==> design/flow/design.v <==
module alu #(
    parameter INST_W = 4,
    parameter INT_W  = 6,
    parameter FRAC_W = 10,
    parameter DATA_W = INT_W + FRAC_W
)(
    input                      i_clk,
    input                      i_rst_n,
    input                      i_in_valid,
    output                     o_busy,
    input         [INST_W-1:0] i_inst,
    input  signed [DATA_W-1:0] i_data_a,
    input  signed [DATA_W-1:0] i_data_b,
    output                     o_out_valid,
    output        [DATA_W-1:0] o_data
);
localparam IDLE = 3'b000;
localparam INPUT = 3'b001;
localparam COMPUTE = 3'b010;
localparam TEMP = 3'b011; 
localparam OUTPUT = 3'b100;
reg o_busy_in ;
reg out_valid_in;
reg signed [DATA_W-1:0] i_A, i_B, nxt_i_A, nxt_i_B;
reg [INST_W-1:0] inst, nxt_inst;
reg signed [DATA_W-1:0] out1, nxt_out1;
reg [2:0] state, nxt_state;
reg       busy, nxt_busy;
reg       valid, nxt_valid;
reg signed [DATA_W:0] add, sub;
reg signed [2*DATA_W-1 :0] mul, nxt_mul;
reg signed [22:0] mul_part, sat_mul;
reg signed [22:0] round_mul;
reg signed  [2*DATA_W - 1:0] left, part_left;
reg [DATA_W - 1:0] revermatch; 
reg signed [DATA_W+3:0] data_acc [0:DATA_W-1], nxt_data_acc [0:DATA_W-1];
reg signed [20:0] temp_data_acc;
wire [3:0] index ;
reg flag ;
reg signed [15:0] mul_temp;
reg signed [45:0] soft_mul;
reg signed [15:0] soft_test;
reg signed [15:0] soft_neg; 
reg [15:0] val16;
reg [7:0] val8;
reg [3:0] val4;
reg [4:0] result;
assign o_data = out1;
assign index  = i_A[3:0];  
assign o_busy = o_busy_in;
assign o_out_valid = out_valid_in;
always @(*) begin
    if (state == COMPUTE) begin
        flag = 1'b1;
    end
    else flag = 1'b0;
end
always @(*) begin
    case (state)
        IDLE:begin
            nxt_state = INPUT;
        end 
        INPUT:begin
            if (i_in_valid) begin
                nxt_state = COMPUTE;
            end
            else nxt_state = state;
        end
        COMPUTE:begin
            nxt_state = TEMP;
        end
        TEMP:begin
            nxt_state = OUTPUT;
        end
        OUTPUT:begin
            nxt_state = IDLE;
        end
        default: nxt_state = state;
    endcase
end
always @(*) begin
    case (state)
        INPUT:begin
        if (i_in_valid) begin
            nxt_i_A = i_data_a;
            nxt_i_B = i_data_b;
            nxt_inst = i_inst;
        end
        else begin
            nxt_i_A = i_A;
            nxt_i_B = i_B;
            nxt_inst = inst;
        end
        end 
        default: begin
            nxt_i_A = i_A;
            nxt_i_B = i_B;
            nxt_inst = inst;
        end
    endcase
end
always @(*) begin
    if (state == OUTPUT) begin
        out_valid_in = 1'b1;  
    end
    else out_valid_in = 1'b0;  
end
always @(*) begin
    if (state == INPUT) begin
        o_busy_in = 1'b0;
    end
    else o_busy_in = 1'b1;
end
integer i;
always @(*) begin
    for(i=0;i<DATA_W;i=i+1)begin
    nxt_data_acc[i] = data_acc[i];
    end
    add = 0; sub = 0; mul = 0; mul_part = 0; round_mul = 0; sat_mul = 0;
    temp_data_acc = 0; soft_mul = 0; soft_test = 0; soft_neg = 0;
    left = 0; part_left = 0; result = 0; val16 = 0; val8 = 0; val4 = 0;
    case (inst)
        0: begin
            add = i_A + i_B;
            nxt_out1 = (!add[DATA_W] && add[DATA_W - 1]) ? 16'b0111_1111_1111_1111 :
                      (add[DATA_W] && !add[DATA_W - 1]) ? 16'b1000_0000_0000_0000 : add[DATA_W-1:0];
        end
        1:begin
            sub = i_A - i_B;
            nxt_out1 = (!sub[DATA_W] && sub[DATA_W - 1]) ?  16'b0111_1111_1111_1111 : 
                      (sub[DATA_W] && !sub[DATA_W - 1]) ?  16'b1000_0000_0000_0000 : sub[DATA_W-1:0];
        end
        2:begin
            mul = i_A*i_B;  
            mul_part = mul[2*DATA_W-1:9]; 
            if(mul_part[0] == 1'b1)begin
                round_mul = mul_part + 1'b1;
            end
            else begin
                round_mul = mul_part ;
            end
            sat_mul = (!round_mul[22] && (round_mul[21:11]> 11'b000_0001_1111)) ? 23'b011_1111_1111_1111_1111_1111 :  
                      (round_mul[22]  && (round_mul[21:11]< 11'b111_1110_0000)) ? 23'b100_0000_0000_0000_0000_0000 : round_mul;
            if ((sat_mul == 23'b011_1111_1111_1111_1111_1111) || (sat_mul == 23'b100_0000_0000_0000_0000_0000)) begin
                nxt_out1 = sat_mul[22:7];
            end
            else nxt_out1 = sat_mul[16:1];
        end
        3:begin
            if (flag == 1'b1) begin
            temp_data_acc = data_acc[index] + i_B;
            nxt_data_acc[index] = temp_data_acc[19:0]; 
            end
            else nxt_data_acc[index] = data_acc[index];
            nxt_out1 = (!data_acc[index][DATA_W+3] && (data_acc[index][19:10]>10'b00_0001_1111))? 16'b0111_1111_1111_1111 :
                       (data_acc[index][DATA_W+3]  && (data_acc[index][19:10]<10'b11_1110_0000)) ? 16'b1000_0000_0000_0000 : data_acc[index][DATA_W-1:0];
        end
        4:begin  
            if(!i_A[DATA_W-1] &&  i_A[14:10]>=5'b00010) soft_mul = {6'b0,i_A,24'b0};  
            else if (!i_A[DATA_W-1] && i_A[15:10]>=5'b0) begin   
                    soft_mul = ((i_A<<<1'b1) + 16'b0000_1000_0000_0000)*(30'b000000_01010101010101_0101_010101);
            end
            else if (i_A[15:10] == 6'b111111) begin    
                soft_test = i_A + 16'b0000_1000_0000_0000;
                soft_mul = (soft_test)*(30'b000000_01010101010101_0101_010101);
            end
            else if (i_A[15:10] == 6'b111110) begin
                soft_neg = (i_A<<<1'b1) + 16'b0001_0100_0000_0000;
                soft_mul = soft_neg*(30'b000000_000111000111000111_000111);
            end
            else if (i_A[15:10] == 6'b111101) begin
                soft_neg = (i_A + 16'b0000_1100_0000_0000);
                soft_mul = soft_neg*(30'b000000_000111000111000111_000111);
            end
            else soft_mul = 46'b0;
            nxt_out1 = ((soft_mul != 46'b01_1111_1111_1111_1111_1111_1111_1111_1111_1111_1111_1111) || (soft_mul != 46'b10_0000_0000_0000_0000_0000_0000_0000_0000_0000_0000_0000)) && (soft_mul[23] == 1'b1)?
                      soft_mul[DATA_W+23:24] + 1'b1:
                      ((soft_mul != 46'b01_1111_1111_1111_1111_1111_1111_1111_1111_1111_1111_1111) || (soft_mul != 46'b10_0000_0000_0000_0000_0000_0000_0000_0000_0000_0000_0000)) && (soft_mul[23] == 1'b0)?
                      soft_mul[DATA_W+23:24]:soft_mul[39:24];
        end
        5:begin   
            nxt_out1 = i_A ^ i_B;
        end
        6:begin   
            nxt_out1 = i_A >>> i_B;
        end
        7:begin   
            left = {i_A,i_A};
            part_left = left << i_B;
            nxt_out1 = part_left[2*DATA_W-1:DATA_W];
        end
        8:begin   
            result[4] = (i_A[15:0] == 16'b0) ? 1 : 0;
            val16     = (result[4]) ? 16'b1111_1111_1111_1111 : i_A;
            result[3] = (val16[15:8] == 8'b0) ? 1 : 0;
            val8      = (result[3]) ? val16[7:0] : val16[15:8];
            result[2] = (val8[7:4] == 4'b0) ? 1 : 0;
            val4      = (result[2]) ? val8[3:0] : val8[7:4];
            result[1] = (val4[3:2] == 2'b0) ? 1 : 0;
            result[0] = (result[1]) ? ~val4[1] : ~val4[3];
            nxt_out1 = {11'b0,result};
        end
        9:begin   
            nxt_out1[0] = (i_A[3:0] == i_B[15:12])  ? 1'b1 : 1'b0;
            nxt_out1[1] = (i_A[4:1] == i_B[14:11])  ? 1'b1 : 1'b0;
            nxt_out1[2] = (i_A[5:2] == i_B[13:10])  ? 1'b1 : 1'b0;
            nxt_out1[3] = (i_A[6:3] == i_B[12:9])   ? 1'b1 : 1'b0;
            nxt_out1[4] = (i_A[7:4] == i_B[11:8])   ? 1'b1 : 1'b0;
            nxt_out1[5] = (i_A[8:5] == i_B[10:7])   ? 1'b1 : 1'b0;
            nxt_out1[6] = (i_A[9:6] == i_B[9:6])    ? 1'b1 : 1'b0;
            nxt_out1[7] = (i_A[10:7] == i_B[8:5])   ? 1'b1 : 1'b0;
            nxt_out1[8] = (i_A[11:8] == i_B[7:4])   ? 1'b1 : 1'b0;
            nxt_out1[9] = (i_A[12:9] == i_B[6:3])   ? 1'b1 : 1'b0;
            nxt_out1[10] = (i_A[13:10] == i_B[5:2]) ? 1'b1 : 1'b0;
            nxt_out1[11] = (i_A[14:11] == i_B[4:1]) ? 1'b1 : 1'b0;
            nxt_out1[12] = (i_A[15:12] == i_B[3:0]) ? 1'b1 : 1'b0;
            nxt_out1[15:13] = 3'b000;
            end
        default: begin 
            nxt_out1 = out1;
        end
    endcase
end
    always @(posedge i_clk or negedge i_rst_n) begin
        if (!i_rst_n) begin
            out1 <= 0;
            i_A <= 0;
            i_B <= 0;
            state <= 0;
            inst <= 0;
            for ( i=0 ;i<DATA_W ;i=i+1) begin
                data_acc[i] <= 0;
            end
        end
        else begin
            out1 <= nxt_out1;
            i_A <= nxt_i_A;
            i_B <= nxt_i_B;
            state <= nxt_state;
            inst <= nxt_inst;
            for ( i=0 ;i<DATA_W ;i=i+1) begin
                data_acc[i] <= nxt_data_acc[i];
            end
        end
    end
endmodule
==> design/flow/run.sh <==
#!/bin/bash
# the make line also repeats each setting of config.mk as NAME=value (left out here)
make -C /OpenROAD-flow-scripts/flow DESIGN_CONFIG=/design/flow/config.mk WORK_HOME=/design/flow/orfs CLKGATE_MAP_FILE= finish
==> design/flow/config.mk <==
export PLATFORM = sky130hd
export DESIGN_NAME = alu
export DESIGN_NICKNAME = alu
export VERILOG_FILES = /design/flow/design.v
export SDC_FILE = /design/flow/constraint.sdc
export NUM_CORES = 4
export LEC_CHECK = 0
export ABC_AREA = 0
export CAP_MARGIN = 30
export CORE_ASPECT_RATIO = 0.71
export CORE_MARGIN = 9
export CORE_UTILIZATION = 43
export HOLD_SLACK_MARGIN = 0.29
export MAX_ROUTING_LAYER = met4
export PLACE_DENSITY_LB_ADDON = 0.19
export SETUP_SLACK_MARGIN = 2.48
export SLEW_MARGIN = 20
export TNS_END_PERCENT = 50
==> design/flow/constraint.sdc <==
create_clock -name core_clock -period 11.3 [get_ports {i_clk}]
set_input_delay 2.2600 -clock core_clock [delete_from_list [all_inputs] [get_ports {i_clk}]]
set_output_delay 2.2600 -clock core_clock [all_outputs]
set_load 0.01 [all_outputs]
==> flow_summary.ini, run 1 <==
; flow metrics
[flow_run]
warnings = 89
cap_viol_max_count = 0

[floorplanning]
floorplan.core_util = 0.4363
coreArea_um2 = 109800
dieHeight_um = 299.2
rows = 102
die_area_um2 = 123900
die_x_um = 414.1
ios = 57

[final_timing]
finalWorstPathRequiredPeriod_ns = 8.690
fin_setup_tns_ns = 0
worst_slew_pin_slew_ns = 1.086
slew_violations = 0
rsz0062_at_grt = yes
finalClockPeriodUsage = 0.7691
finalHoldViolations = 0
relSlewSlack = 0.2735
fmax_mhz = 115.1
setup_viol = 0
skew_ns = 0.03997

[routing]
drc = 0
wl_per_cell_um = 25.39
drt-initial-drc-count = 4638
vias = 40590
ant_nets = 0
drt_pass1_iterations = 10
routed_wl_um = 174600
via_per_inst = 5.903

[global_route]
overflow = 0
use_met1 = 0.4320
grt_use_met2 = 0.3647
grt_pass1_vias = 39300
grt_pass1_wl_um = 262600
antenna_found_initial = 9
grt_usage = 0.2833
top_usage_layer = met1
use_met3 = 0.07498
grt_max_degree = 164

[worst_setup_path]
cp_common_cell = fa_1
critPathTopFamily = adder cells
r2r-start = i_B[9]
crit_type = flip-flop to flip-flop
r2r-end = out1[13]
cp-startpoint = i_B[9]
worstPathArrival_ns = 9.17
cp-end-kind = flip-flop
required_ns = 11.77
path_depth = 26
critical_path_buf_inv_count = 4
cp-start-kind = flip-flop
worstPathMaxFanout = 16
crit_path_end = out1[13]
max_stage_delay_ns = 0.66
r2r_slack_ns = 2.61
r2r_cells = 26
crit_slowest_cell = dfrtp_2

[run_status]
status = timing/DRC/antenna clean

[layout]
syn_to_final_growth_pct = 9.680
final_nets = 6583
utilization = 0.4786
logic_area_um2 = 35020
fillers = 10640
regArea_um2 = 9474

[synthesis]
aoi_share = 0.1702
synth-async-reset-ratio = 1.000
area_leaders = fa_1, dfrtp_1, ha_1, inv_1, o21ai_0
synth_top_cell_by_count = inv_1
ff_type = dfrtp_1
synth.largest_area_cell = fa_1
syn_nets = 6584
syn_area_um2 = 47890
ys_seq_frac = 0.1970
synthTopLogicFamily = adder cells
numSynthFlops = 377
ys_warn_count = 3
syn_inst = 5388
ys_top_cells_by_count = inv_1, ha_1, nand2_1
synth_area_per_cell_um2 = 8.888
synth.cellmix.simpleShare = 0.1275
edf_count = 0
ys_sh_adder = 0.3844
synth_top_area_share = 0.2191
post_synth_mux_area_share = 0.01340
synth_cell_types = 99
ys_cells = 5388
yosysChipArea_um2 = 47890
ys_sh_xor = 0.02670

[worst_hold_path]
hold_depth = 0
min_to = state[1]
hold_path.startpoint = state[4]
hold_path_class = flip-flop to flip-flop

[placed_design]
gp_congestion = 1.032
dp_hpwl_um = 134800
port_buffers = 56

[clocking]
cts.path.max_buffers = 3
clk_latency_ns = 0.60
cts_buffers = 40
htreeDepth = 2
cts.root.buffer_cell = clkbuf_16
cts_sinks = 377
holdBufCountCts = 0
clk_pin_slew_ns = 0.06
tritoncts = done
[layout make-up]
cell class | instances | share of cell area
inverter | 771 | 0.05610
antenna | 3 | 0.0001429
tap | 1456 | 0.03468
clock buffer | 52 | 0.02144
timing repair buffer | 209 | 0.03649
multi-input combinational | 3988 | 0.6668
clock inverter | 19 | 0.004002
sequential | 377 | 0.1804
[what timing repair did]
item | 4_1_cts | 5_1_grt
pin swaps | 2 | 8
gates cloned | 0 | 2
resized | 59 | 89
setup buffers | 11 | 24
endpoints found under the setup margin | 16 | 16
[through the flow]
stage,hold WS (ns),cells,instance area [µm²],worst slack [ns]
global placement,0.3380,6743,50060,1.156
global route,0.3551,6875,52520,2.326
detailed placement,0.3358,6757,50180,1.464
CTS,0.3493,6839,51800,2.407
floorplan,0.3312,5388,47890,2.748
finish,0.3475,6875,52520,2.610
[metal layers]
layer	routed length, µm	part of all wire	up-vias
li1	-	-	18310
met1	82950	0.48	20040
met5	0	0	-
met4	4915	0.028	0
met3	20400	0.12	266
met2	66310	0.38	1965
==> inputs of run 2 (changes only) <==
- ABC_AREA: 0 -> 1
- CAP_MARGIN: 30 -> 20
- CORE_ASPECT_RATIO: 0.71 -> not set
- CORE_MARGIN: 9 -> 2
- CORE_UTILIZATION: 43 -> 72
- CTS_CLUSTER_DIAMETER: not set -> 368
- CTS_CLUSTER_SIZE: not set -> 15
- HOLD_SLACK_MARGIN: 0.29 -> not set
- MAX_ROUTING_LAYER: met4 -> not set
- PLACE_DENSITY_LB_ADDON: 0.19 -> 0.14
- SETUP_SLACK_MARGIN: 2.48 -> 0.42
- TNS_END_PERCENT: 50 -> not set
- clock period: 11.3 -> 2.75 ns (I/O delays scaled with it)
==> flow_summary.ini, run 2 <==
; physical design summary
[run_status]
status = aborted with a tool error
lastStage = 5_1_grt
error = [ERROR GRT-0116] Global routing finished with congestion. Check the congestion regions in the DRC Viewer.

[floorplanning]
die_x_um = 278.5
coreArea_um2 = 74570
rows = 100
dieHeight_um = 278.5
floorplan.core_util = 0.7274
die_area_um2 = 77550
ios = 57

[synthesis]
ys_warn_count = 3
synthTopLogicFamily = adder cells
yosysChipArea_um2 = 54240
ys_seq_frac = 0.1740
synth_top_cell_by_count = nand2_1
synth_area_per_cell_um2 = 7.155
synth-async-reset-ratio = 1.000
synth_cell_types = 65
edf_count = 0
numSynthFlops = 377
post_synth_mux_area_share = 0.0009227
synth_top_area_share = 0.1934
syn_area_um2 = 54240
area_leaders = fa_1, dfrtp_1, nand2_1, ha_1, inv_1
synth.cellmix.simpleShare = 0.2517
ys_cells = 7581
syn_inst = 7581
aoi_share = 0.1029
ys_top_cells_by_count = nand2_1, inv_1, ha_1
syn_nets = 8777
ys_sh_adder = 0.3394
ff_type = dfrtp_1
synth.largest_area_cell = fa_1
ys_sh_xor = 0.01479

[placed_design]
dp.cells = 9833
dp_hpwl_um = 202600
gp_congestion = 1.228
port_buffers = 56

[clocking]
cts_sinks = 377
cts.path.max_buffers = 3
cts_buffers = 29
cts.root.buffer_cell = clkbuf_16
htreeDepth = 1

[global_route]
grt_usage = 1.014
overflow = 5200
## run 2: metal layers
metal	overflow	GRT usage
met3	248	0.8880
met2	3401	1.204
met4	1294	1.121
met1	219	0.9121
met5	38	0.7642
## run 2: timing repair
item	in CTS
hold buffers	1
endpoints found under the hold margin	47
gates cloned	2
endpoints found under the setup margin	336
setup buffers	72
pin swaps	110
gates resized	339
## run 2: stage by stage
step	util	TNS [ns]	instance area [µm²]	hold slack (ns)	setup slack [ns]
2_1_floorplan	-	-467.46	55750	0.2544	-4.056
3_3_place_gp	0.9128	-719.68	68070	0.3339	-4.512
3_5_place_dp	0.9128	-811.48	68070	0.3450	-5.010
4_1_cts	0.9511	-649.02	70930	0.3800	-4.673
==> inputs of run 3 (changes only) <==
- ABC_AREA: 1 -> 0
- CAP_MARGIN: 20 -> 30
- CORE_ASPECT_RATIO: not set -> 0.71
- CTS_CLUSTER_DIAMETER: 368 -> not set
- CTS_CLUSTER_SIZE: 15 -> 41
- HOLD_SLACK_MARGIN: not set -> 0.29
- MAX_ROUTING_LAYER: not set -> met4
- PLACE_DENSITY_LB_ADDON: 0.14 -> 0.0
- SETUP_SLACK_MARGIN: 0.42 -> -1.25
- TNS_END_PERCENT: not set -> 5
- clock period: 2.75 -> 16.6 ns (I/O delays scaled with it)
==> flow_summary.ini, run 3 <==
; flow metrics
[final_timing]
finalWorstPathRequiredPeriod_ns = 10.51
relSlewSlack = 0.3245
finalClockPeriodUsage = 0.6333
finalHoldViolations = 0
worst_slew_pin_slew_ns = 0.9877
fin_setup_tns_ns = 0
slew_violations = 0
fmax_mhz = 95.12
setup_viol = 0
rsz0062_at_grt = no
skew_ns = 0.01859

[global_route]
overflow = 0
grt_max_degree = 81
antenna_found_initial = 4
grt_pass1_wl_um = 255500
grt_pass1_vias = 43040
grt_usage = 0.5108

[worst_setup_path]
critical_path_buf_inv_count = 4
required_ns = 17.03
cp-end-kind = flip-flop
r2r-start = i_A[10]
path_depth = 28
worstPathArrival_ns = 10.94
crit_path_end = out1[11]
r2r-end = out1[11]
crit_slowest_cell = clkinv_1
max_stage_delay_ns = 0.79
cp-start-kind = flip-flop
worstPathMaxFanout = 22
r2r_cells = 28
cp-startpoint = i_A[10]
crit_type = flip-flop to flip-flop
cp_common_cell = fa_1
critPathTopFamily = adder cells
r2r_slack_ns = 6.09

[floorplanning]
floorplan.core_util = 0.7296
ios = 57
coreArea_um2 = 65630
die_area_um2 = 68620
rows = 79
dieHeight_um = 221.3
die_x_um = 310.1

[synthesis]
ff_type = dfrtp_1
syn_nets = 6584
area_leaders = fa_1, dfrtp_1, ha_1, inv_1, o21ai_0
synth.cellmix.simpleShare = 0.1275
post_synth_mux_area_share = 0.01340
synth_area_per_cell_um2 = 8.888
aoi_share = 0.1702
ys_warn_count = 3
syn_inst = 5388
synth_cell_types = 99
ys_sh_xor = 0.02670
numSynthFlops = 377
yosysChipArea_um2 = 47890
synth_top_cell_by_count = inv_1
synth_top_area_share = 0.2191
ys_cells = 5388
ys_sh_adder = 0.3844
ys_top_cells_by_count = inv_1, ha_1, nand2_1
ys_seq_frac = 0.1970
edf_count = 0
synth-async-reset-ratio = 1.000
syn_area_um2 = 47890
synthTopLogicFamily = adder cells
synth.largest_area_cell = fa_1

[routing]
drt-initial-drc-count = 6715
wl_per_cell_um = 26.95
drt_pass1_iterations = 12
via_per_inst = 6.886
vias = 43160
routed_wl_um = 168900
ant_nets = 0
drc = 0

[clocking]
clk_latency_ns = 0.60
clk_pin_slew_ns = 0.08
post_cts_resize_count = 0
cts_sinks = 377
holdBufCountCts = 0
cts.root.buffer_cell = clkbuf_16
cts_buffers = 39
htreeDepth = 2
cts.path.max_buffers = 3
tritoncts = done
cts_setup_buffers = 0

[worst_hold_path]
hold_path_class = flip-flop to flip-flop
hold_depth = 0
hold_path.startpoint = state[4]
min_to = state[1]

[run_status]
status = timing/DRC/antenna clean

[placed_design]
port_buffers = 56
dp_hpwl_um = 128200
gp_congestion = 1.092

[flow_run]
cap_viol_max_count = 0
warnings = 85

[layout]
syn_to_final_growth_pct = 6.075
final_nets = 6537
## run 3: area by class of cell
class                           count  area (µm²)
Multi-Input combinational cell   3988       34630
Fill cell                        4441       14840
Sequential cell                   377        9439
Inverter                          771        2894
Timing Repair Buffer              164        1410
Tap cell                          891        1115
Clock buffer                       51        1051
Clock inverter                     19       242.7
Antenna cell                        6       15.01
## run 3: stage by stage
stage	util	setup WS, ns	instance area (µm²)	std cells	hold WS [ns]
2_1_floorplan	-	8.048	47890	5388	0.3312
5_1_grt	0.7739	5.804	50790	6265	0.3658
4_1_cts	0.7720	6.418	50670	6250	0.3608
3_5_place_dp	0.7523	6.456	49370	6180	0.3410
3_3_place_gp	0.7500	6.294	49230	6164	0.3347
6_report	0.7740	6.087	50800	6267	0.3579
## run 3: layer usage
layer / vias to the layer above / global-route usage / routed length, µm
li1: 18240 / - / -
met1: 20660 / 0.7038 / 64110
met2: 3546 / 0.6637 / 66160
met3: 714 / 0.2269 / 30950
met4: 0 / 0.1755 / 7705
met5: - / - / 0
==> inputs of run 4 (changes only) <==
- CTS_CLUSTER_SIZE: 41 -> 58
- PLACE_DENSITY_LB_ADDON: 0.0 -> 0.19
- SETUP_SLACK_MARGIN: -1.25 -> -0.73
- TNS_END_PERCENT: 5 -> 50
- clock period: 16.6 -> 9.01 ns (I/O delays scaled with it)
==> flow_summary.ini, run 4 <==
; flow metrics
[worst_setup_path]
crit_type = flip-flop to flip-flop
critPathTopFamily = adder cells
r2r-start = i_B[4]
cp_common_cell = fa_1
max_stage_delay_ns = 1.03
r2r_slack_ns = -0.50
crit_path_end = out1[5]
path_depth = 26
worstPathMaxFanout = 11
crit_slowest_cell = dfrtp_1
worstPathArrival_ns = 9.91
r2r_cells = 26
cp-end-kind = flip-flop
cp-startpoint = i_B[4]
critical_path_buf_inv_count = 5
r2r-end = out1[5]
required_ns = 9.41
cp-start-kind = flip-flop

[global_route]
grt_pass1_vias = 43930
use_met3 = 0.2872
antenna_found_initial = 14
grt_pass1_wl_um = 266900
overflow = 0
use_met1 = 0.7253
grt_max_degree = 178
top_usage_layer = met1
grt_usage = 0.5386
grt_use_met2 = 0.6776

[synthesis]
ys_cells = 5388
ys_top_cells_by_count = inv_1, ha_1, nand2_1
syn_area_um2 = 47890
synth.largest_area_cell = fa_1
synth.cellmix.simpleShare = 0.1275
aoi_share = 0.1702
ys_warn_count = 3
area_leaders = fa_1, dfrtp_1, ha_1, inv_1, o21ai_0
edf_count = 0
synthTopLogicFamily = adder cells
numSynthFlops = 377
ys_sh_adder = 0.3844
synth_cell_types = 99
synth_area_per_cell_um2 = 8.888
synth_top_cell_by_count = inv_1
ff_type = dfrtp_1
synth_top_area_share = 0.2191
post_synth_mux_area_share = 0.01340
synth-async-reset-ratio = 1.000
ys_seq_frac = 0.1970
syn_nets = 6584
ys_sh_xor = 0.02670
syn_inst = 5388
yosysChipArea_um2 = 47890

[final_timing]
whs_ns = 0.3664
finalHoldViolations = 0
relSlewSlack = 0.3160
slew_violations = 0
skew_ns = 0.04503
finalClockPeriodUsage = 1.055
worst_slew_pin_slew_ns = 1.022
finalWorstPathRequiredPeriod_ns = 9.510
fmax_mhz = 105.2
fin_setup_tns_ns = -3.884
setup_viol = 16
worst_slack_ns = -0.4999

[placed_design]
place_ws_ns = 0.001960
port_buffers = 56
gp_congestion = 1.179
dp_hpwl_um = 140900

[routing]
wl_per_cell_um = 28.06
drt_pass1_iterations = 11
drc = 0
ant_nets = 0
vias = 44330
routed_wl_um = 178900
via_per_inst = 6.956
drt-initial-drc-count = 7179

[clocking]
cts.path.max_buffers = 3
cts_setup_buffers = 0
cts.root.buffer_cell = clkbuf_16
htreeDepth = 2
tritoncts = done
clk_latency_ns = 0.58
holdBufCountCts = 0
cts_buffers = 35
post_cts_resize_count = 0
cts_sinks = 377
clk_pin_slew_ns = 0.10

[run_status]
status = complete, but fails checks
so_faults = setup timing

[worst_hold_path]
min_to = state[1]
hold_path.startpoint = state[4]
hold_depth = 0
hold_path_class = flip-flop to flip-flop

[floorplanning]
dieHeight_um = 221.3
rows = 79
ios = 57
die_x_um = 310.1
floorplan.core_util = 0.7296
die_area_um2 = 68620
coreArea_um2 = 65630

[layout]
syn_to_final_growth_pct = 7.485
logic_area_um2 = 34630
regArea_um2 = 9438
fillers = 4314
final_nets = 6631

[flow_run]
warnings = 91
cap_viol_max_count = 0
## run 4: final cells by class
class                   count  area share
diodes                     21    0.001021
clock buffers              47     0.01828
clock inverters            16    0.004594
inverters                 771     0.05622
multi-input cells        3988      0.6727
flip-flops and latches    377      0.1834
well taps                 891     0.02166
repair buffers            262     0.04215
## run 4: layer usage
layer | up-vias | share of wire
li1 | 18450 | -
met1 | 21160 | 0.37
met2 | 3903 | 0.38
met3 | 816 | 0.20
met4 | 0 | 0.047
met5 | - | 0
## run 4: stage by stage
stage / instance area, µm² / std cells / utilization
finish: 51470 / 6373 / 0.7843
global route: 51470 / 6372 / 0.7842
CTS: 51360 / 6345 / 0.7825
detailed placement: 50180 / 6282 / 0.7646
global placement: 50060 / 6268 / 0.7627
floorplan: 47890 / 5388 / -
==> inputs of run 5 (changes only) <==
- ABC_AREA: 0 -> 1
- CAP_MARGIN: 30 -> 5
- CORE_UTILIZATION: 72 -> 66
- CTS_CLUSTER_DIAMETER: not set -> 299
- CTS_CLUSTER_SIZE: 58 -> not set
- PLACE_DENSITY_LB_ADDON: 0.19 -> not set
- SETUP_SLACK_MARGIN: -0.73 -> -0.33
- clock period: 9.01 -> 7.16 ns (I/O delays scaled with it)
==> flow_summary.ini, run 5 <==
; flow metrics
[run_status]
status = complete, but fails checks
so_faults = setup timing

[synthesis]
aoi_share = 0.1029
synth.cellmix.simpleShare = 0.2517
synth-async-reset-ratio = 1.000
yosysChipArea_um2 = 54240
synth_top_cell_by_count = nand2_1
synth_top_area_share = 0.1934
ys_cells = 7581
numSynthFlops = 377
post_synth_mux_area_share = 0.0009227
synth_area_per_cell_um2 = 7.155
ys_sh_xor = 0.01479
ff_type = dfrtp_1
synthTopLogicFamily = adder cells
ys_top_cells_by_count = nand2_1, inv_1, ha_1
syn_area_um2 = 54240
syn_inst = 7581
syn_nets = 8777
synth.largest_area_cell = fa_1
synth_cell_types = 65
ys_sh_adder = 0.3394
edf_count = 0
area_leaders = fa_1, dfrtp_1, nand2_1, ha_1, inv_1
ys_seq_frac = 0.1740
ys_warn_count = 3

[final_timing]
worst_slack_ns = -0.5832
fmax_mhz = 129.1
relSlewSlack = 0.1627
rsz0062_at_grt = yes
finalWorstPathRequiredPeriod_ns = 7.743
whs_ns = 0.3949
skew_ns = 0.04567
slew_violations = 0
finalClockPeriodUsage = 1.081
setup_viol = 16
finalHoldViolations = 0
worst_slew_pin_slew_ns = 1.245

[layout]
final_nets = 9395
design_area_um2 = 64310
regArea_um2 = 9473
syn_to_final_growth_pct = 18.56
fillers = 5364
logic_area_um2 = 40120

[worst_setup_path]
crit_slowest_cell = fa_1
cp-startpoint = i_B[5]
r2r_cells = 35
cp-start-kind = flip-flop
r2r-end = out1[13]
cp-end-kind = flip-flop
path_depth = 35
worstPathMaxFanout = 8
crit_path_end = out1[13]
required_ns = 7.66
r2r-start = i_B[5]
critPathTopFamily = adder cells
crit_type = flip-flop to flip-flop
max_stage_delay_ns = 0.72
r2r_slack_ns = -0.58
critical_path_buf_inv_count = 7
worstPathArrival_ns = 8.24
cp_common_cell = nand2_1

[placed_design]
dp_hpwl_um = 164000
place_area_um2 = 60690
port_buffers = 56
place_ws_ns = -0.5845
gp_congestion = 1.110

[floorplanning]
dieHeight_um = 245.6
coreArea_um2 = 81260
die_x_um = 344.2
ios = 57
die_area_um2 = 84520
floorplan.core_util = 0.6675
rows = 88

[global_route]
grt_pass1_vias = 56020
grt_usage = 0.5030
antenna_found_initial = 8
grt_max_degree = 175
grt_pass1_wl_um = 315600
overflow = 0

[flow_run]
cap_viol_max_count = 0
warnings = 95

[clocking]
cts_buffers = 43
tritoncts = done
cts.root.buffer_cell = clkbuf_16
htreeDepth = 2
cts_sinks = 377
clk_pin_slew_ns = 0.06
clk_latency_ns = 0.62
cts.path.max_buffers = 3

[routing]
ant_nets = 0
routed_wl_um = 214000
drc = 0
wl_per_cell_um = 22.97
drt_pass1_iterations = 15
drt-initial-drc-count = 8586
vias = 57830
via_per_inst = 6.206

[worst_hold_path]
hold_path.startpoint = state[4]
hold_depth = 0
hold_path_class = flip-flop to flip-flop
min_to = state[1]
[run 5: stage by stage]
stage          cells    util  TNS [ns]
6_report        9319  0.7914    -8.223
5_1_grt         9318  0.7914    -10.33
4_1_cts         9272  0.7670    -4.949
3_5_place_dp    9194  0.7468    -7.954
3_3_place_gp    9194  0.7468    -5.153
2_1_floorplan   7581       -    -3.055
[run 5: area by class of cell]
class,count,share of cell area
clock inverters,18,0.004183
multi-input cells,5536,0.6239
flip-flops and latches,377,0.1473
repair buffers,774,0.09886
diodes,9,0.0003502
clock buffers,58,0.01870
inverters,1467,0.08571
well taps,1080,0.02101
[run 5: layer usage]
layer,GRT usage,routed length (µm)
met1,0.6469,78810
met4,0.2102,13600
met2,0.7144,87520
met5,-,0
met3,0.1852,34100
[run 5: what timing repair did]
item	4_1_cts	5_1_grt
setup endpoints to repair	16	16
pin swaps	4	101
gates resized	37	393
gates cloned	0	2
hold buffers	0	0
buffers inserted	2	47
==> inputs of run 6 (changes only) <==
- ABC_AREA: 1 -> 0
- CAP_MARGIN: 5 -> 30
- CORE_UTILIZATION: 66 -> 63
- CTS_CLUSTER_DIAMETER: 299 -> not set
- SETUP_SLACK_MARGIN: -0.33 -> 2.48
- clock period: 7.16 -> 11.3 ns (I/O delays scaled with it)
==> flow_summary.ini, run 6 <==
; flow metrics
[final_timing]
finalHoldViolations = 0
worst_slew_pin_slew_ns = 0.9916
rsz0062_at_grt = yes
finalClockPeriodUsage = 0.7746
skew_ns = 0.05316
worst_slack_ns = 2.547
fin_setup_tns_ns = 0
finalWorstPathRequiredPeriod_ns = 8.753
fmax_mhz = 114.2
slew_violations = 0
relSlewSlack = 0.3389
setup_viol = 0

[worst_setup_path]
crit_type = flip-flop to flip-flop
required_ns = 11.77
crit_slowest_cell = fa_1
crit_path_end = out1[8]
worstPathMaxFanout = 12
cp_common_cell = fa_1
cp-end-kind = flip-flop
worstPathArrival_ns = 9.22
path_depth = 29
r2r-end = out1[8]
cp-start-kind = flip-flop
r2r_slack_ns = 2.55
r2r-start = i_A[11]
cp-startpoint = i_A[11]
max_stage_delay_ns = 0.54
critPathTopFamily = adder cells
critical_path_buf_inv_count = 4
r2r_cells = 29

[synthesis]
yosysChipArea_um2 = 47890
synth.largest_area_cell = fa_1
edf_count = 0
aoi_share = 0.1702
synth.cellmix.simpleShare = 0.1275
synth_cell_types = 99
syn_nets = 6584
ys_sh_xor = 0.02670
ys_top_cells_by_count = inv_1, ha_1, nand2_1
synth_top_cell_by_count = inv_1
synth_area_per_cell_um2 = 8.888
ys_warn_count = 3
ff_type = dfrtp_1
post_synth_mux_area_share = 0.01340
ys_sh_adder = 0.3844
area_leaders = fa_1, dfrtp_1, ha_1, inv_1, o21ai_0
synthTopLogicFamily = adder cells
syn_area_um2 = 47890
ys_cells = 5388
synth-async-reset-ratio = 1.000
ys_seq_frac = 0.1970
numSynthFlops = 377
synth_top_area_share = 0.2191
syn_inst = 5388

[routing]
drt_pass1_iterations = 7
via_per_inst = 6.498
drt-initial-drc-count = 5938
drc = 0
routed_wl_um = 170800
vias = 41770
ant_nets = 0
wl_per_cell_um = 26.57

[floorplanning]
die_area_um2 = 78270
dieHeight_um = 236.3
floorplan.core_util = 0.6342
die_x_um = 331.2
rows = 85
ios = 57
coreArea_um2 = 75510

[worst_hold_path]
hold_path_class = flip-flop to flip-flop
hold_depth = 0
hold_path.startpoint = state[4]
min_to = state[1]

[clocking]
clk_latency_ns = 0.61
cts_buffers = 38
holdBufCountCts = 0
cts.root.buffer_cell = clkbuf_16
cts.path.max_buffers = 3
clk_pin_slew_ns = 0.07
tritoncts = done
htreeDepth = 2
cts_sinks = 377

[flow_run]
warnings = 90
cap_viol_max_count = 0

[layout]
syn_to_final_growth_pct = 8.374
stdcell_count = 6428
final_nets = 6588
fillers = 6037

[placed_design]
place_ws_ns = 1.490
gp_congestion = 1.069
port_buffers = 56
dp.cells = 6305
dp_hpwl_um = 131100

[global_route]
grt_pass1_wl_um = 255500
grt_usage = 0.4503
grt_max_degree = 162
overflow = 0
antenna_found_initial = 12
grt_pass1_vias = 40200

[run_status]
status = timing/DRC/antenna clean
-- run 6: metal layers --
| layer | GRT usage | vias to the layer above | share of wire |
|---|---|---|---|
| met5 | - | - | 0 |
| met4 | 0.1128 | 0 | 0.027 |
| met3 | 0.1754 | 392 | 0.16 |
| met2 | 0.5625 | 2704 | 0.38 |
| met1 | 0.6699 | 20360 | 0.43 |
| li1 | - | 18320 | - |
-- run 6: area by class of cell --
cell class	count	area, µm²	area share
diodes	8	20.02	0.0003857
clock buffers	49	1054	0.02030
clock inverters	19	183.9	0.003544
inverters	771	2953	0.05690
multi-input cells	3988	35050	0.6754
flip-flops and latches	377	9460	0.1823
well taps	1000	1251	0.02411
repair buffers	216	1923	0.03705
-- run 6: metrics by stage --
step	utilization	hold slack, ns	area (µm²)
2_1_floorplan	-	0.3312	47890
3_3_place_gp	0.6559	0.3336	49530
3_5_place_dp	0.6575	0.3355	49650
4_1_cts	0.6767	0.3562	51100
5_1_grt	0.6873	0.3681	51900
6_report	0.6873	0.3540	51900
-- run 6: repair_timing --
| action | CTS | global route |
|---|---|---|
| gates resized | 46 | 119 |
| setup buffers | 5 | 32 |
| hold endpoints to repair | 0 | 0 |
| endpoints found under the setup margin | 16 | 16 |
| pin swaps | 2 | 13 |
==> inputs of run 7 (changes only) <==
- CORE_UTILIZATION: 63 -> 71
- CTS_CLUSTER_SIZE: not set -> 41
- PLACE_DENSITY_LB_ADDON: not set -> 0.0
- SETUP_SLACK_MARGIN: 2.48 -> not set
- TNS_END_PERCENT: 50 -> 5
- clock period: 11.3 -> 17.5 ns (I/O delays scaled with it)
==> flow_summary.ini, run 7 <==
; flow metrics
[floorplanning]
die_x_um = 312.2
ios = 57
dieHeight_um = 222.8
die_area_um2 = 69570
rows = 80
floorplan.core_util = 0.7151
coreArea_um2 = 66960

[synthesis]
synth_top_cell_by_count = inv_1
ff_type = dfrtp_1
yosysChipArea_um2 = 47890
syn_nets = 6584
ys_warn_count = 3
synth_cell_types = 99
ys_cells = 5388
synth_area_per_cell_um2 = 8.888
post_synth_mux_area_share = 0.01340
ys_top_cells_by_count = inv_1, ha_1, nand2_1
edf_count = 0
ys_sh_xor = 0.02670
numSynthFlops = 377
area_leaders = fa_1, dfrtp_1, ha_1, inv_1, o21ai_0
synth_top_area_share = 0.2191
synthTopLogicFamily = adder cells
aoi_share = 0.1702
synth.cellmix.simpleShare = 0.1275
syn_area_um2 = 47890
ys_seq_frac = 0.1970
ys_sh_adder = 0.3844
synth-async-reset-ratio = 1.000
syn_inst = 5388
synth.largest_area_cell = fa_1

[final_timing]
worst_slack_ns = 7.077
rsz0062_at_grt = no
finalHoldViolations = 0
relSlewSlack = 0.2634
setup_viol = 0
worst_slew_pin_slew_ns = 1.105
whs_ns = 0.3637
finalWorstPathRequiredPeriod_ns = 10.42
fmax_mhz = 95.94
slew_violations = 0
finalClockPeriodUsage = 0.5956
fin_setup_tns_ns = 0
skew_ns = 0.08603

[worst_setup_path]
crit_slowest_cell = clkinv_1
r2r-start = i_A[10]
r2r_cells = 28
path_depth = 28
cp-start-kind = flip-flop
crit_path_end = out1[11]
cp-startpoint = i_A[10]
critical_path_buf_inv_count = 4
r2r-end = out1[11]
cp_common_cell = fa_1
required_ns = 17.95
worstPathArrival_ns = 10.87
critPathTopFamily = adder cells
r2r_slack_ns = 7.08
worstPathMaxFanout = 31
crit_type = flip-flop to flip-flop
max_stage_delay_ns = 0.84
cp-end-kind = flip-flop

[layout]
syn_to_final_growth_pct = 5.863
stdcell_count = 6276
final_nets = 6540

[placed_design]
dp_hpwl_um = 126000
port_buffers = 56
gp_congestion = 1.129
place_ws_ns = 7.498
dp.cells = 6196

[global_route]
grt_max_degree = 181
antenna_found_initial = 2
grt_pass1_wl_um = 251500
grt_pass1_vias = 41290
overflow = 0
grt_usage = 0.4955

[run_status]
status = timing/DRC/antenna clean

[routing]
vias = 42490
via_per_inst = 6.770
ant_nets = 0
wl_per_cell_um = 26.49
drc = 0
routed_wl_um = 166200
drt-initial-drc-count = 6812
drt_pass1_iterations = 10

[clocking]
tritoncts = done
cts_sinks = 377
clk_latency_ns = 0.64
clk_pin_slew_ns = 0.09
holdBufCountCts = 0
post_cts_resize_count = 0
cts.path.max_buffers = 3
cts_buffers = 38
cts.root.buffer_cell = clkbuf_16
cts_setup_buffers = 0
htreeDepth = 2

[worst_hold_path]
min_to = state[1]
hold_path_class = flip-flop to flip-flop
hold_depth = 0
hold_path.startpoint = state[4]

[flow_run]
cap_viol_max_count = 0
warnings = 88
-- run 7: routing by layer --
metal,vias to the layer above,wire length (µm),track usage
li1,18250,-,-
met2,3235,64010,0.6329
met1,20490,66070,0.6995
met4,0,6392,0.1458
met3,519,29750,0.2227
met5,-,0,-
-- run 7: final cells by class --
cell class / instances / area (µm²)
Multi-Input combinational cell: 3988 / 34610
Fill cell: 4735 / 16270
Sequential cell: 377 / 9439
Inverter: 771 / 2894
Timing Repair Buffer: 168 / 1431
Tap cell: 902 / 1129
Clock buffer: 53 / 1057
Clock inverter: 14 / 130.1
Antenna cell: 3 / 7.507
-- run 7: stage by stage --
stage	util	cell area, µm²
4_1_cts	0.7556	50600
3_3_place_gp	0.7362	49300
2_1_floorplan	-	47890
6_report	0.7571	50700
5_1_grt	0.7570	50690
3_5_place_dp	0.7378	49410
==> inputs of run 8 (changes only) <==
- CORE_UTILIZATION: 71 -> 72
- CTS_CLUSTER_SIZE: 41 -> 57
- PLACE_DENSITY_LB_ADDON: 0.0 -> 0.19
- SETUP_SLACK_MARGIN: not set -> -0.73
- TNS_END_PERCENT: 5 -> 50
- clock period: 17.5 -> 7.7 ns (I/O delays scaled with it)
==> flow_summary.ini, run 8 <==
; physical design summary
[clocking]
cts_setup_buffers = 0
cts_sinks = 377
holdBufCountCts = 0
cts.root.buffer_cell = clkbuf_16
cts_buffers = 34
cts.path.max_buffers = 3
htreeDepth = 2

[synthesis]
syn_inst = 5388
yosysChipArea_um2 = 47890
syn_nets = 6584
edf_count = 0
syn_area_um2 = 47890
ff_type = dfrtp_1
numSynthFlops = 377
ys_sh_xor = 0.02670
synth-async-reset-ratio = 1.000
ys_warn_count = 3
synth_cell_types = 99
synth.cellmix.simpleShare = 0.1275
aoi_share = 0.1702
synth_area_per_cell_um2 = 8.888
ys_top_cells_by_count = inv_1, ha_1, nand2_1
ys_seq_frac = 0.1970
synth_top_area_share = 0.2191
synthTopLogicFamily = adder cells
ys_sh_adder = 0.3844
synth_top_cell_by_count = inv_1
post_synth_mux_area_share = 0.01340
synth.largest_area_cell = fa_1
ys_cells = 5388
area_leaders = fa_1, dfrtp_1, ha_1, inv_1, o21ai_0

[floorplanning]
ios = 57
die_x_um = 310.1
die_area_um2 = 68620
dieHeight_um = 221.3
rows = 79
floorplan.core_util = 0.7296
coreArea_um2 = 65630

[run_status]
lastStage = 5_1_grt
status = aborted with a tool error

[placed_design]
dp_hpwl_um = 154300
place_area_um2 = 54600
port_buffers = 56
place_ws_ns = -0.9014
gp_congestion = 1.181
[run 8: what timing repair did]
| action | CTS |
|---|---|
| setup endpoints to repair | 15 |
| resized | 9 |
| endpoints found under the hold margin | 0 |
[run 8: stage by stage]
stage                     instances    util
after CTS                      6910  0.8496
after detailed placement       6849  0.8318
after global placement         6841  0.8308
after floorplan                5388       -
==> inputs of run 9 (changes only) <==
- ABC_AREA: 0 -> not set
- CAP_MARGIN: 30 -> 20
- CORE_ASPECT_RATIO: 0.71 -> not set
- CORE_UTILIZATION: 72 -> 61
- CTS_CLUSTER_SIZE: 57 -> not set
- HOLD_SLACK_MARGIN: 0.29 -> not set
- MAX_ROUTING_LAYER: met4 -> not set
- PLACE_DENSITY_LB_ADDON: 0.19 -> not set
- SETUP_SLACK_MARGIN: -0.73 -> 1.77
- TNS_END_PERCENT: 50 -> not set
- clock period: 7.7 -> 6.88 ns (I/O delays scaled with it)
==> flow_summary.ini, run 9 <==
; flow metrics
[layout]
utilization = 0.7788
final_nets = 7401
syn_to_final_growth_pct = 26.18
stdcell_count = 7276

[floorplanning]
coreArea_um2 = 77590
rows = 102
die_area_um2 = 80760
floorplan.core_util = 0.6172
dieHeight_um = 284.2
ios = 57
die_x_um = 284.2

[global_route]
antenna_found_initial = 4
grt_usage = 0.4269
grt_pass1_vias = 46300
grt_pass1_wl_um = 265600
grt_max_degree = 155
overflow = 0

[synthesis]
synth_cell_types = 99
synth_area_per_cell_um2 = 8.888
area_leaders = fa_1, dfrtp_1, ha_1, inv_1, o21ai_0
aoi_share = 0.1702
ff_type = dfrtp_1
synth-async-reset-ratio = 1.000
syn_nets = 6584
ys_sh_adder = 0.3844
synth.cellmix.simpleShare = 0.1275
ys_warn_count = 3
edf_count = 0
synth_top_cell_by_count = inv_1
ys_cells = 5388
synth.largest_area_cell = fa_1
syn_area_um2 = 47890
syn_inst = 5388
post_synth_mux_area_share = 0.01340
ys_sh_xor = 0.02670
ys_top_cells_by_count = inv_1, ha_1, nand2_1
ys_seq_frac = 0.1970
synth_top_area_share = 0.2191
yosysChipArea_um2 = 47890
numSynthFlops = 377
synthTopLogicFamily = adder cells

[final_timing]
slew_violations = 0
finalClockPeriodUsage = 1.158
setup_viol = 16
fmax_mhz = 125.6
finalHoldViolations = 0
skew_ns = 0.04610
relSlewSlack = 0.2038
whs_ns = 0.3575
finalWorstPathRequiredPeriod_ns = 7.965
rsz0062_at_grt = yes
worst_slack_ns = -1.085
worst_slew_pin_slew_ns = 1.194

[worst_setup_path]
cp-end-kind = flip-flop
cp-start-kind = flip-flop
r2r-end = out1[11]
worstPathMaxFanout = 4
r2r_cells = 33
critPathTopFamily = adder cells
crit_path_end = out1[11]
crit_type = flip-flop to flip-flop
r2r-start = i_A[12]
r2r_slack_ns = -1.08
crit_slowest_cell = fa_2
cp-startpoint = i_A[12]
max_stage_delay_ns = 0.58
worstPathArrival_ns = 8.41
critical_path_buf_inv_count = 8
path_depth = 33
required_ns = 7.32

[placed_design]
port_buffers = 56
dp.cells = 7054
gp_congestion = 1.049
dp_hpwl_um = 132800
place_ws_ns = -1.480

[clocking]
cts.path.max_buffers = 3
cts.root.buffer_cell = clkbuf_16
cts_sinks = 377
clk_pin_slew_ns = 0.06
cts_buffers = 42
tritoncts = done
holdBufCountCts = 0
clk_latency_ns = 0.62
htreeDepth = 2

[routing]
wl_per_cell_um = 23.75
drt-initial-drc-count = 4339
via_per_inst = 6.190
ant_nets = 0
drc = 0
insertedDiodeCount = 0
routed_wl_um = 172800
drt_pass1_iterations = 6
vias = 45040

[worst_hold_path]
min_to = state[1]
hold_path.startpoint = state[4]
hold_depth = 0
hold_path_class = flip-flop to flip-flop

[run_status]
status = complete, but fails checks
so_faults = setup timing

[flow_run]
warnings = 94
cap_viol_max_count = 0
[run 9: per-stage QoR]
step / cell area, µm² / TNS [ns]
after floorplan: 48730 / -10.83
after global placement: 55690 / -17.59
after detailed placement: 55700 / -20.24
after CTS: 59240 / -12.77
after global routing: 60430 / -18.99
final: 60430 / -15.56
[run 9: timing repair]
action | in CTS | in global routing
gates resized | 332 | 172
buffers inserted | 88 | 52
gates cloned | 3 | 3
setup endpoints to repair | 244 | 214
pin swaps | 153 | 174
[run 9: cell type report]
cell class                      instances  area, µm²
Clock buffer                           53       1152
Clock inverter                         22      277.8
Fill cell                            5446      17170
Inverter                              771       2950
Multi-Input combinational cell       3991      36850
Sequential cell                       377       9470
Tap cell                             1040       1301
Timing Repair Buffer                 1022       8423
[run 9: layer usage]
| metal | global-route usage | share of wire | vias up |
|---|---|---|---|
| li1 | - | - | 19980 |
| met1 | 0.5394 | 0.38 | 21990 |
| met2 | 0.6806 | 0.45 | 2403 |
| met3 | 0.09013 | 0.097 | 668 |
| met4 | 0.2480 | 0.072 | 4 |
| met5 | 0 | 0.00016 | - |
==> inputs of run 10 (changes only) <==
- CORE_UTILIZATION: 61 -> 72
- CTS_CLUSTER_SIZE: not set -> 97
- SETUP_SLACK_MARGIN: 1.77 -> not set
- clock period: 6.88 -> 8.75 ns (I/O delays scaled with it)
==> flow_summary.ini, run 10 <==
; flow metrics
[run_status]
status = timing/DRC/antenna clean

[clocking]
clk_pin_slew_ns = 0.08
cts.root.buffer_cell = clkbuf_16
htreeDepth = 2
cts_buffers = 43
tritoncts = done
cts_sinks = 377
clk_latency_ns = 0.63
cts.path.max_buffers = 3

[placed_design]
dp.cells = 6225
gp_congestion = 1.094
port_buffers = 56
dp_hpwl_um = 134600

[synthesis]
ys_top_cells_by_count = inv_1, ha_1, nand2_1
syn_area_um2 = 47890
synth-async-reset-ratio = 1.000
synth_area_per_cell_um2 = 8.888
edf_count = 0
synthTopLogicFamily = adder cells
synth_cell_types = 99
yosysChipArea_um2 = 47890
area_leaders = fa_1, dfrtp_1, ha_1, inv_1, o21ai_0
ys_cells = 5388
synth.largest_area_cell = fa_1
syn_nets = 6584
ff_type = dfrtp_1
syn_inst = 5388
ys_seq_frac = 0.1970
post_synth_mux_area_share = 0.01340
aoi_share = 0.1702
ys_warn_count = 3
synth_top_area_share = 0.2191
synth.cellmix.simpleShare = 0.1275
numSynthFlops = 377
ys_sh_xor = 0.02670
synth_top_cell_by_count = inv_1
ys_sh_adder = 0.3844

[worst_hold_path]
hold_depth = 0
min_to = state[1]
hold_path.startpoint = state[4]
hold_path_class = flip-flop to flip-flop

[worst_setup_path]
critPathTopFamily = adder cells
r2r_slack_ns = 0.19
cp-startpoint = i_B[4]
cp-start-kind = flip-flop
r2r-end = out1[2]
r2r_cells = 28
r2r-start = i_B[4]
critical_path_buf_inv_count = 7
cp-end-kind = flip-flop
required_ns = 9.24
crit_path_end = out1[2]
crit_type = flip-flop to flip-flop
crit_slowest_cell = fa_1
worstPathMaxFanout = 11
path_depth = 28
worstPathArrival_ns = 9.05
max_stage_delay_ns = 0.56

[final_timing]
fmax_mhz = 116.9
worst_slew_pin_slew_ns = 1.297
slew_violations = 0
finalWorstPathRequiredPeriod_ns = 8.558
skew_ns = 0.03451
rsz0062_at_grt = yes
finalClockPeriodUsage = 0.9780
finalHoldViolations = 0
relSlewSlack = 0.1271
setup_viol = 0

[layout]
utilization = 0.7898
syn_to_final_growth_pct = 8.627
stdcell_count = 6340
final_nets = 6625

[routing]
routed_wl_um = 179400
drt_pass1_iterations = 15
drc = 0
drt-initial-drc-count = 6554
via_per_inst = 7.018
vias = 44490
wl_per_cell_um = 28.30
ant_nets = 0

[floorplanning]
die_x_um = 261.9
die_area_um2 = 68590
rows = 94
ios = 57
coreArea_um2 = 65860
dieHeight_um = 261.9
floorplan.core_util = 0.7271

[global_route]
antenna_found_initial = 11
grt_pass1_wl_um = 266100
grt_pass1_vias = 45580
grt_usage = 0.5214
grt_max_degree = 166
overflow = 0

[flow_run]
warnings = 93
cap_viol_max_count = 0
-- run 10: final cells by class --
type / instances / area, µm²
Clock buffer: 55 / 1191
Clock inverter: 24 / 332.8
Fill cell: 4091 / 13840
Multi-Input combinational cell: 3988 / 34900
Tap cell: 864 / 1081
Antenna cell: 13 / 32.53
Sequential cell: 377 / 9452
Inverter: 771 / 2933
Timing Repair Buffer: 248 / 2100
-- run 10: repair_timing --
item / CTS / global route
gates resized: 0 / 79
hold buffers: 0 / 0
setup buffers: 0 / 21
endpoints found under the setup margin: 0 / 16
-- run 10: routing by layer --
metal  vias up  share of wire  track usage
met3      1200           0.15       0.2122
met2      3551           0.43       0.7763
met5         -        0.00070            0
li1      18390              -            -
met4         8          0.086       0.3530
met1     21340           0.34       0.6217
-- run 10: per-stage QoR --
step	setup slack (ns)	instance area [µm²]	hold WS, ns	TNS [ns]
after floorplan	0.1977	47890	0.3312	0
after global placement	0.2558	49880	0.3562	0
after detailed placement	0.08944	49900	0.3615	0
after CTS	0.006060	51420	0.3746	0
after global routing	-0.06445	51990	0.3811	-0.1575
final	0.1923	52020	0.3682	0
==> inputs of run 11 (changes only) <==
- ABC_AREA: not set -> 1
- CAP_MARGIN: 20 -> 5
- CORE_UTILIZATION: 72 -> 71
- CTS_CLUSTER_DIAMETER: not set -> 225
- CTS_CLUSTER_SIZE: 97 -> not set
- clock period: 8.75 -> 8.03 ns (I/O delays scaled with it)
==> flow_summary.ini, run 11 <==
; flow metrics
[run_status]
status = timing/DRC/antenna clean

[synthesis]
ff_type = dfrtp_1
ys_warn_count = 3
ys_sh_adder = 0.3394
post_synth_mux_area_share = 0.0009227
synth.largest_area_cell = fa_1
syn_nets = 8777
synth.cellmix.simpleShare = 0.2517
syn_inst = 7581
synth_cell_types = 65
ys_top_cells_by_count = nand2_1, inv_1, ha_1
aoi_share = 0.1029
synthTopLogicFamily = adder cells
synth_area_per_cell_um2 = 7.155
synth-async-reset-ratio = 1.000
ys_seq_frac = 0.1740
synth_top_area_share = 0.1934
area_leaders = fa_1, dfrtp_1, nand2_1, ha_1, inv_1
synth_top_cell_by_count = nand2_1
edf_count = 0
syn_area_um2 = 54240
ys_cells = 7581
numSynthFlops = 377
ys_sh_xor = 0.01479
yosysChipArea_um2 = 54240

[layout]
logic_area_um2 = 38730
fillers = 5453
stdcell_count = 8649
syn_to_final_growth_pct = 7.248
final_nets = 8836
regArea_um2 = 9463

[flow_run]
cap_viol_max_count = 0
warnings = 93

[worst_hold_path]
hold_path.startpoint = state[4]
min_to = state[1]
hold_depth = 0
hold_path_class = flip-flop to flip-flop

[clocking]
cts.root.buffer_cell = clkbuf_16
clk_latency_ns = 0.60
cts_buffers = 41
cts.path.max_buffers = 3
clk_pin_slew_ns = 0.06
tritoncts = done
htreeDepth = 2
cts_sinks = 377
holdBufCountCts = 0

[floorplanning]
die_area_um2 = 78620
coreArea_um2 = 75820
die_x_um = 280.4
floorplan.core_util = 0.7154
ios = 57
dieHeight_um = 280.4
rows = 101

[routing]
drt-initial-drc-count = 7361
via_per_inst = 6.257
ant_nets = 0
routed_wl_um = 190900
vias = 54120
wl_per_cell_um = 22.07
drc = 0
drt_pass1_iterations = 9

[placed_design]
place_ws_ns = -0.1334
gp_congestion = 1.094
port_buffers = 56
dp.cells = 8564
dp_hpwl_um = 149800

[final_timing]
finalHoldViolations = 0
whs_ns = 0.3698
worst_slew_pin_slew_ns = 1.189
slew_violations = 0
finalClockPeriodUsage = 0.9699
fmax_mhz = 128.4
setup_viol = 0
finalWorstPathRequiredPeriod_ns = 7.788
fin_setup_tns_ns = 0
relSlewSlack = 0.2067
skew_ns = 0.04158
worst_slack_ns = 0.2420

[worst_setup_path]
r2r_slack_ns = 0.24
critPathTopFamily = adder cells
r2r-start = i_B[6]
cp-end-kind = flip-flop
required_ns = 8.49
cp-startpoint = i_B[6]
crit_slowest_cell = fa_2
worstPathMaxFanout = 15
r2r_cells = 35
cp_common_cell = nand2_1
worstPathArrival_ns = 8.25
r2r-end = out1[10]
crit_type = flip-flop to flip-flop
cp-start-kind = flip-flop
path_depth = 35
crit_path_end = out1[10]
critical_path_buf_inv_count = 10
max_stage_delay_ns = 0.62

[global_route]
grt_max_degree = 180
antenna_found_initial = 6
grt_pass1_vias = 53590
overflow = 0
grt_usage = 0.4850
grt_pass1_wl_um = 294100
==> run 11: layer usage <==
metal / wire length, µm / GRT usage / up-vias
li1: - / - / 23910
met1: 67730 / 0.6132 / 25120
met2: 82210 / 0.7384 / 4071
met3: 26470 / 0.1428 / 1014
met4: 14440 / 0.2896 / 8
met5: 49 / 0 / -
==> run 11: area by class of cell <==
cell class	instances	share of cell area
well taps	978	0.02104
flip-flops and latches	377	0.1627
multi-input cells	5536	0.6659
repair buffers	217	0.03220
inverters	1467	0.09472
diodes	2	0.00008603
clock buffers	55	0.01940
clock inverters	17	0.004022
==> run 11: stage by stage <==
step                      utilization  cell area [µm²]
after CTS                      0.7627            57830
after floorplan                     -            54240
after detailed placement       0.7446            56460
after global placement         0.7446            56460
final                          0.7672            58170
after global routing           0.7672            58170
==> run 11: timing repair <==
action                     4_1_cts  5_1_grt
pin swaps                        0        8
cloned                           0        1
setup endpoints to repair        1       16
resized                          2       74
buffers inserted                 0        9
==> inputs of run 12 (changes only) <==
- ABC_AREA: 1 -> 0
- CAP_MARGIN: 5 -> 20
- CELL_PAD_IN_SITES_GLOBAL_PLACEMENT: not set -> 3
- CORE_ASPECT_RATIO: not set -> 1.03
- CORE_MARGIN: 2 -> 5
- CORE_UTILIZATION: 71 -> 47
- CTS_CLUSTER_DIAMETER: 225 -> 130
- MAX_ROUTING_LAYER: not set -> met4
- PLACE_DENSITY: not set -> 0.78
- SETUP_SLACK_MARGIN: not set -> -0.84
- TNS_END_PERCENT: not set -> 10
- clock period: 8.03 -> 11.3 ns (I/O delays scaled with it)
==> flow_summary.ini, run 12 <==
; flow metrics
[synthesis]
edf_count = 0
synth.largest_area_cell = fa_1
post_synth_mux_area_share = 0.01340
synth_cell_types = 99
yosysChipArea_um2 = 47890
syn_area_um2 = 47890
aoi_share = 0.1702
syn_inst = 5388
ys_sh_adder = 0.3844
ys_sh_xor = 0.02670
synth.cellmix.simpleShare = 0.1275
synth_top_cell_by_count = inv_1
ff_type = dfrtp_1
area_leaders = fa_1, dfrtp_1, ha_1, inv_1, o21ai_0
numSynthFlops = 377
synth_top_area_share = 0.2191
syn_nets = 6584
synth_area_per_cell_um2 = 8.888
ys_cells = 5388
synthTopLogicFamily = adder cells
ys_warn_count = 3
ys_top_cells_by_count = inv_1, ha_1, nand2_1
synth-async-reset-ratio = 1.000
ys_seq_frac = 0.1970

[global_route]
antenna_found_initial = 1
grt_pass1_vias = 40120
grt_pass1_wl_um = 258700
grt_max_degree = 111
grt_usage = 0.3222
overflow = 0

[worst_setup_path]
r2r-start = i_A[11]
cp-start-kind = flip-flop
critical_path_buf_inv_count = 7
cp-startpoint = i_A[11]
crit_path_end = out1[6]
max_stage_delay_ns = 0.76
crit_slowest_cell = a2111oi_0
cp-end-kind = flip-flop
r2r_slack_ns = 1.80
path_depth = 30
required_ns = 11.79
worstPathArrival_ns = 9.98
r2r_cells = 30
crit_type = flip-flop to flip-flop
worstPathMaxFanout = 23
r2r-end = out1[6]
critPathTopFamily = adder cells

[layout]
syn_to_final_growth_pct = 7.648
logic_area_um2 = 34660
final_nets = 6540
fillers = 9746
regArea_um2 = 9442
stdcell_count = 6701

[worst_hold_path]
hold_path_class = flip-flop to flip-flop
hold_path.startpoint = state[4]
min_to = state[1]
hold_depth = 0

[final_timing]
fin_setup_tns_ns = 0
setup_viol = 0
finalWorstPathRequiredPeriod_ns = 9.496
finalHoldViolations = 0
rsz0062_at_grt = no
fmax_mhz = 105.3
relSlewSlack = 0.2957
worst_slew_pin_slew_ns = 1.056
slew_violations = 0
finalClockPeriodUsage = 0.8403
skew_ns = 0.04007

[placed_design]
gp_congestion = 0.9664
dp_hpwl_um = 130300
dp.cells = 6615
port_buffers = 56

[routing]
via_per_inst = 5.878
dr_wl_met3_um = 10280
drc = 0
top_layer = met4
ant_nets = 0
drt_pass1_iterations = 6
met1_length_um = 73410
vias = 39390
routed_wl_um = 169800
wl_per_cell_um = 25.34
dr_wl_met2_um = 79890
drt-initial-drc-count = 3356

[clocking]
holdBufCountCts = 0
post_cts_resize_count = 0
cts.root.buffer_cell = clkbuf_16
clk_pin_slew_ns = 0.06
htreeDepth = 2
cts.path.max_buffers = 3
tritoncts = done
cts_sinks = 377
cts_buffers = 47
cts_setup_buffers = 0
clk_latency_ns = 0.66

[run_status]
status = timing/DRC/antenna clean

[floorplanning]
ios = 57
dieHeight_um = 334.0
floorplan.core_util = 0.4749
rows = 118
die_area_um2 = 108400
coreArea_um2 = 100800
die_x_um = 324.5

[flow_run]
cap_viol_max_count = 0
warnings = 91
-- run 12: metal layers --
metal,GRT usage,vias to the layer above
met5,-,-
met4,0.09720,0
met3,0.04182,284
met2,0.5271,1240
met1,0.4230,19630
li1,-,18230
-- run 12: layout make-up --
| class | instances | share of cell area |
|---|---|---|
| clock buffer | 67 | 0.02582 |
| clock inverter | 18 | 0.004369 |
| tap | 1320 | 0.03204 |
| multi-input combinational | 3988 | 0.6724 |
| inverter | 771 | 0.05614 |
| timing repair buffer | 159 | 0.02604 |
| antenna | 1 | 0.00004854 |
| sequential | 377 | 0.1832 |
-- run 12: stage by stage --
stage | cell area [µm²] | worst slack, ns | hold WS, ns | utilization
2_1_floorplan | 47890 | 2.748 | 0.3312 | -
3_3_place_gp | 49940 | 2.093 | 0.3384 | 0.4953
6_report | 51550 | 1.804 | 0.3502 | 0.5112
5_1_grt | 51550 | 1.122 | 0.3627 | 0.5112
4_1_cts | 51520 | 1.936 | 0.3515 | 0.5109
3_5_place_dp | 49960 | 1.958 | 0.3379 | 0.4955
